// mem32
module mem32 (
    input Clk,                
    input rst,              
    input wr,         
    input rd,            
    input [3:0] in_add,      
    input [31:0] Data_in_32,  
    output reg [31:0] Data_out_32,  
    output reg valid
);
For scale: roughly 2,000 cells after synthesis.
==> flow/config.mk <==
export PLATFORM = sky130hd
export DESIGN_NAME = mem32
export DESIGN_NICKNAME = mem32
export VERILOG_FILES = /design/flow/design.v
export SDC_FILE = /design/flow/constraint.sdc
export NUM_CORES = 4
export LEC_CHECK = 0
export ABC_AREA = 1
export CAP_MARGIN = 5
export CELL_PAD_IN_SITES_DETAIL_PLACEMENT = 2
export CELL_PAD_IN_SITES_GLOBAL_PLACEMENT = 1
export CORE_ASPECT_RATIO = 1.5
export CORE_MARGIN = 2
export CORE_UTILIZATION = 21
export CTS_CLUSTER_DIAMETER = 79
export CTS_CLUSTER_SIZE = 30
export GPL_TIMING_DRIVEN = 1
export MAX_ROUTING_LAYER = met5
export MIN_ROUTING_LAYER = met2
export PLACE_DENSITY_LB_ADDON = 0.07
export SETUP_SLACK_MARGIN = 0.19
export SLEW_MARGIN = 20
export TNS_END_PERCENT = 55
==> flow/constraint.sdc <==
create_clock -name core_clock -period 2.6 [get_ports {Clk}]
set_input_delay 0.5200 -clock core_clock [delete_from_list [all_inputs] [get_ports {Clk}]]
set_output_delay 0.5200 -clock core_clock [all_outputs]
set_load 0.01 [all_outputs]
run.sh (not shown) runs the stock make flow with config.mk's settings and CLKGATE_MAP_FILE=.
The first run passed the timing, DRC and antenna checks.
Next try:
Settings changed: CAP_MARGIN 5 to 20, CELL_PAD_IN_SITES_DETAIL_PLACEMENT 2 to unset, CELL_PAD_IN_SITES_GLOBAL_PLACEMENT 1 to unset, CORE_ASPECT_RATIO 1.5 to unset, CORE_MARGIN 2 to 7, CORE_UTILIZATION 21 to 40, CTS_CLUSTER_DIAMETER 79 to 250, CTS_CLUSTER_SIZE 30 to 61, GPL_TIMING_DRIVEN 1 to unset, MAX_ROUTING_LAYER met5 to unset, MIN_ROUTING_LAYER met2 to unset, PLACE_DENSITY set to 0.36, PLACE_DENSITY_LB_ADDON 0.07 to unset, SETUP_SLACK_MARGIN 0.19 to 0.99, TNS_END_PERCENT 55 to 15.
Clock period 2.6 ns to 5.0 ns, I/O delays scaled along.
=> Flip-flop count stays the same; setup slack is better by 0.84 ns; register-to-register slack is better by 2.5 ns.

========
Starting RTL as in the previous note.
Design mem32, start of the top module:
module mem32 (
    input Clk,                
    input rst,              
    input wr,         
    input rd,            
    input [3:0] in_add,      
    input [31:0] Data_in_32,  
    output reg [31:0] Data_out_32,  
    output reg valid
);
    reg [7:0] A [0:15];  
    always @(posedge Clk or posedge rst) begin
        if (rst) begin
            Data_out_32 <= 32'b0;
            valid <= 0;
        end else begin
            case ({wr, rd}) 
                2'b10: begin
                    if (in_add <= 12) begin  
                        A[in_add]     <= Data_in_32[7:0];    
                        A[in_add + 1] <= Data_in_32[15:8];   
                        A[in_add + 2] <= Data_in_32[23:16];  
                        A[in_add + 3] <= Data_in_32[31:24];  
                        valid <= 0;
                    end
                end
                2'b01: begin
                    if (in_add <= 12) begin  
                        Data_out_32[7:0]    <= A[in_add];      
                        Data_out_32[15:8]   <= A[in_add + 1];  
                        Data_out_32[23:16]  <= A[in_add + 2];  
                        Data_out_32[31:24]  <= A[in_add + 3]; 
                        valid <= 1; 
                    end else begin
                        Data_out_32 <= 32'b0; 
                        valid <= 0; 
                    end
                end
                default: begin
                    Data_out_32 <= 32'b0;  
                    valid <= 0;
                end
            endcase
        end
    end
endmodule
make LEC_CHECK=0 CAP_MARGIN=5 CORE_ASPECT_RATIO=1.5 CORE_MARGIN=2 CORE_UTILIZATION=21 CTS_CLUSTER_DIAMETER=79 CTS_CLUSTER_SIZE=30 MAX_ROUTING_LAYER=met4 MIN_ROUTING_LAYER=met2 PLACE_DENSITY_LB_ADDON=0.07 SLEW_MARGIN=20 TNS_END_PERCENT=45 finish   # period 3.59 ns
The starting point passed the timing, DRC and antenna checks.
Edit:
- CAP_MARGIN: 5 -> 20
- CORE_ASPECT_RATIO: 1.5 -> unset
- CORE_UTILIZATION: 21 -> 40
- CTS_CLUSTER_DIAMETER: 79 -> unset
- CTS_CLUSTER_SIZE: 30 -> unset
- MAX_ROUTING_LAYER: met4 -> unset
- MIN_ROUTING_LAYER: met2 -> unset
- PLACE_DENSITY_LB_ADDON: 0.07 -> unset
- TNS_END_PERCENT: 45 -> unset
- clock period: 3.59 -> 4.06 ns (I/O delays scaled with it)
Outcome:
- total power went down by about a fifth
- wire length shrinks by a quarter to a third
- clock power shrinks by roughly a tenth
- clock skew falls by 0.020 ns
- setup slack improves by 0.46 ns
- via count went down by a quarter to a third
- combinational power fell by a quarter to a third
- die size fell by well over a third
- hold slack got worse by 0.0043 ns
- cell count fell by about a fifth
Edit:
- CORE_UTILIZATION: 40 -> 65
- HOLD_SLACK_MARGIN: unset -> 0.29
- SETUP_SLACK_MARGIN: unset -> -0.15
- TNS_END_PERCENT: unset -> 5
- clock period: 4.06 -> 2.46 ns (I/O delays scaled with it)
Outcome:
- The new run aborted during global routing (5_1_grt), error GRT-0116
- area after synthesis does not change
- synthesized cell count is unchanged
- die area drops by 38%
Power is estimated from default activity; no workload was simulated.
